==> flow/design.v (excerpt) <==
module top_module(
    input  wire        clkr,
    input  wire        rst,
    input  wire        rxr,
    input  wire [4:0]  btnr,
    output wire        spr,
    output wire [7:0]  hr,
    output wire [7:0]  mr,
    output wire [4:0]  date,
    output wire [4:0]  month,
    output wire [7:0]  year,
    output wire [6:0]  seg,
    output wire [3:0]  an,
    output wire        dp
);
    reg [4:0] btnr_prev;
    reg [4:0] btnr_sync;
    wire btn_time_edge;
    wire btn_date_edge;
    wire btn_stopwatch;
    wire btn_sw_reset;       
    wire btn_sw_startstop;   
    always @(posedge clkr) begin
        if (rst) begin
            btnr_sync <= 5'b0;
            btnr_prev <= 5'b0;
        end else begin
            btnr_sync <= btnr;
            btnr_prev <= btnr_sync;
        end
    end
    assign btn_time_edge = btnr_sync[0] && !btnr_prev[0];
    assign btn_date_edge = btnr_sync[1] && !btnr_prev[1];
    assign btn_stopwatch = btnr_sync[2];   
    assign btn_sw_reset = btnr_sync[3] && !btnr_prev[3];      
  ...
clock: 10.0 ns
lec_check: 0
cap_margin: 40
cell_pad_in_sites_global_placement: 3
core_margin: 6
core_utilization: 40
cts_cluster_diameter: 80
cts_cluster_size: 14
hold_slack_margin: 0.29
max_routing_layer: met4
slew_margin: 10
run.sh (not shown) runs the stock make flow with config.mk's settings and CLKGATE_MAP_FILE=.
The starting point went through all stages and came out clean.
Rerun with:
CAP_MARGIN = 20   (was 40)
CELL_PAD_IN_SITES_GLOBAL_PLACEMENT = default   (was 3)
CORE_MARGIN = 2   (was 6)
CORE_UTILIZATION = 58   (was 40)
CTS_CLUSTER_DIAMETER = 400   (was 80)
CTS_CLUSTER_SIZE = 99   (was 14)
HOLD_SLACK_MARGIN = default   (was 0.29)
MAX_ROUTING_LAYER = default   (was met4)
SLEW_MARGIN = 20   (was 10)
What happened: Register-to-register slack stays flat. Clock skew is about the same. Sequential share of layout area is higher by 0.34 points. Clock power is higher by about 3.8%. Global-route usage is higher by 7.1 points. Final area is lower by about 1.2%.
Rerun with:
CELL_PAD_IN_SITES_GLOBAL_PLACEMENT = 2   (was default)
CORE_UTILIZATION = 40   (was 58)
CTS_CLUSTER_DIAMETER = 333   (was 400)
CTS_CLUSTER_SIZE = 43   (was 99)
SETUP_SLACK_MARGIN = -0.96   (was default)
The new run produced a clean layout.
Cell count rose by a little under a tenth.
Total power rose slightly.
Global-route usage fell by 5.8 points.
Maximum frequency is about the same.
Cell area rose slightly.
Non-clock buffer count rose by 3.
Clock-buffer cell count rose by 1.

* * *

top_module again, from the RTL that the note above started with.
clock: 5.03 ns
lec_check: 0
abc_area: 1
cap_margin: 20
core_margin: 2
core_utilization: 72
cts_cluster_diameter: 396
cts_cluster_size: 100
slew_margin: 20
The starting point aborted during 5_1_grt.
Edit:
Settings changed: ABC_AREA 1 to not set, CORE_UTILIZATION 72 to 40, CTS_CLUSTER_DIAMETER 396 to not set, CTS_CLUSTER_SIZE 100 to not set.
Clock period 5.03 ns to 10.0 ns, I/O delays scaled along.
What happened: The new run produced a clean layout; die size goes up by 83%; synthesized area climbs by 3.3%; synthesized cell count went down by 15%.
Edit:
Settings changed: CORE_UTILIZATION 40 to 51, CTS_CLUSTER_SIZE set to 50, TNS_END_PERCENT set to 5.
Routed wire length is lower by 3.3%.
Via count shrinks by 0.42%.
Cell count decreases by 4.1%.
Edit:
Settings changed: CELL_PAD_IN_SITES_GLOBAL_PLACEMENT set to 2, CORE_UTILIZATION 51 to 40, CTS_CLUSTER_DIAMETER set to 333, CTS_CLUSTER_SIZE 50 to 93, PLACE_DENSITY set to 0.42, SETUP_SLACK_MARGIN set to -0.96, TNS_END_PERCENT 5 to 15.
What happened:
- The changed run ran to the end with no violations
- final area came out higher by 0.68%
- flip-flop count does not change
- utilization falls by 13 points
- power is lower by 1.9%
- routed wire length came out higher by 8.5%
- register-to-register slack loses 50 ps
- maximum frequency is higher by 0.33%

* * *

top_module again, from the RTL that the note above started with.
clock: 7.43 ns
lec_check: 0
abc_area: 1
cap_margin: 20
core_aspect_ratio: 0.5
core_margin: 2
core_utilization: 72
cts_cluster_diameter: 344
cts_cluster_size: 97
hold_slack_margin: 0.29
place_density: 0.4
setup_slack_margin: 2.17
slew_margin: 20
tns_end_percent: 5
The baseline finished with negative setup slack left.
Next try:
- CORE_ASPECT_RATIO: 0.5 -> default
- CTS_CLUSTER_DIAMETER: 344 -> 201
- CTS_CLUSTER_SIZE: 97 -> default
- HOLD_SLACK_MARGIN: 0.29 -> default
- PLACE_DENSITY: 0.4 -> 0.35
- SETUP_SLACK_MARGIN: 2.17 -> default
- TNS_END_PERCENT: 5 -> default
- clock period: 7.43 -> 4.92 ns (I/O delays scaled with it)
=> This time the run failed in 5_1_grt; die size goes down by 0.39%; synthesized area stays the same; synthesized cell count is unchanged.
Next try:
- CORE_UTILIZATION: 72 -> 71
- CTS_CLUSTER_DIAMETER: 201 -> default
- CTS_CLUSTER_SIZE: default -> 73
- clock period: 4.92 -> 5.22 ns (I/O delays scaled with it)
What happened: The changed run finished but failed the layout checks on negative setup slack. Synthesized area does not change. Die size went up slightly. Synthesized cell count is unchanged.
Next try:
- CORE_UTILIZATION: 71 -> 65
- CTS_CLUSTER_SIZE: 73 -> default
- PLACE_DENSITY: 0.35 -> default
- clock period: 5.22 -> 6.97 ns (I/O delays scaled with it)
- With this change the flow passed the timing, DRC and antenna checks
- first-iteration DRC count came out lower by 58%
- final cell count is lower by 6.8%
- critical path depth is higher by 3

* * *

## v17
top_module again, from the RTL that the note above started with.
Settings: LEC_CHECK=0, ABC_AREA=1, CAP_MARGIN=20, CELL_PAD_IN_SITES_DETAIL_PLACEMENT=2, CELL_PAD_IN_SITES_GLOBAL_PLACEMENT=1, CORE_MARGIN=7, CORE_UTILIZATION=30, GPL_ROUTABILITY_DRIVEN=0, GPL_TIMING_DRIVEN=0, HOLD_SLACK_MARGIN=-0.09, MAX_ROUTING_LAYER=met5, MIN_ROUTING_LAYER=met1, PLACE_DENSITY=0.41, SETUP_SLACK_MARGIN=-0.21, SLEW_MARGIN=25, TNS_END_PERCENT=85; clock period 9.04 ns.
What v33 does differently from v17 at the input level:
Settings: swapping met1 for met2 in MIN_ROUTING_LAYER; swapping 30 for 22 in CORE_UTILIZATION; swapping met5 for met4 in MAX_ROUTING_LAYER.
--- outcome ---
- Compared with v17, v33 shows a higher post-layout instance area.
- Vias: v33 above v17
- STATUS total power: v33 loses against v17
- Of v17 and v33, v17 shows the lower global-route usage, with v33 above it.
- Taking v17 as the reference point, the number of buffer and inverter stages on the critical path of v33 rises by 1.
What v58 does differently from v33 at the input level:
Settings: swapping 22 for 30 in CORE_UTILIZATION; swapping 7 for 10 in CORE_MARGIN; swapping met2 for met1 in MIN_ROUTING_LAYER; swapping -0.09 for 0.24 in HOLD_SLACK_MARGIN; swapping met4 for met5 in MAX_ROUTING_LAYER; swapping 20 for 5 in CAP_MARGIN.
Of v33 and v58, the run reporting the higher placed instance area was v33. Area of the placeable core (v58 vs. v33) decreases by more than a quarter. Worst-case vdd ir drop: v58 worse than v33. In v58, number of vias per cell is lower than in v33. [compare] base=v33 new=v58: met1 wire length now larger, filler-free cell count of the finished design now smaller, part of the cycle the worst path needs now smaller, instance count after placement with tap cells included now smaller. v58 vs v33: routed wire length down by a little under 10%. Number of placement rows in v58 is 11 below v33.
What v23 does differently from v58 at the input level:
Settings: swapping 10 for 2 in CORE_MARGIN; swapping 25 for 20 in SLEW_MARGIN; swapping 5 for 20 in CAP_MARGIN; clearing ABC_AREA, which used to be 1; clearing SETUP_SLACK_MARGIN, which used to be -0.21; clearing PLACE_DENSITY, which used to be 0.41; clearing HOLD_SLACK_MARGIN, which used to be 0.24; swapping 30 for 40 in CORE_UTILIZATION; clearing MIN_ROUTING_LAYER, which used to be met1; clearing GPL_ROUTABILITY_DRIVEN, which used to be 0; clearing TNS_END_PERCENT, which used to be 85; clearing CELL_PAD_IN_SITES_DETAIL_PLACEMENT, which used to be 2; clearing CELL_PAD_IN_SITES_GLOBAL_PLACEMENT, which used to be 1; clearing GPL_TIMING_DRIVEN, which used to be 0; clearing MAX_ROUTING_LAYER, which used to be met5; swapping 9.04 for 8.79 in the clock period (ns, I/O delays scaled along).
### Flow results
v23 against v58; post-synthesis instance area is up by a few percent. In the metrics for v23 and v58, the one carrying the higher non-clock buffer share of cell area is v58. Going from v58 to v23, detailed-routing iteration count for the pre-antenna-repair pass picked up an extra 1, total power lost about 22%. Diff v23 and v58: count of clock-buffer cells in the layout higher in v58. Summary of v23 over v58: logic depth of the worst path, buffers included down about 40%; worst ir drop on vdd moved down.
No activity file was given, so power comes from the tool's default toggle rates.
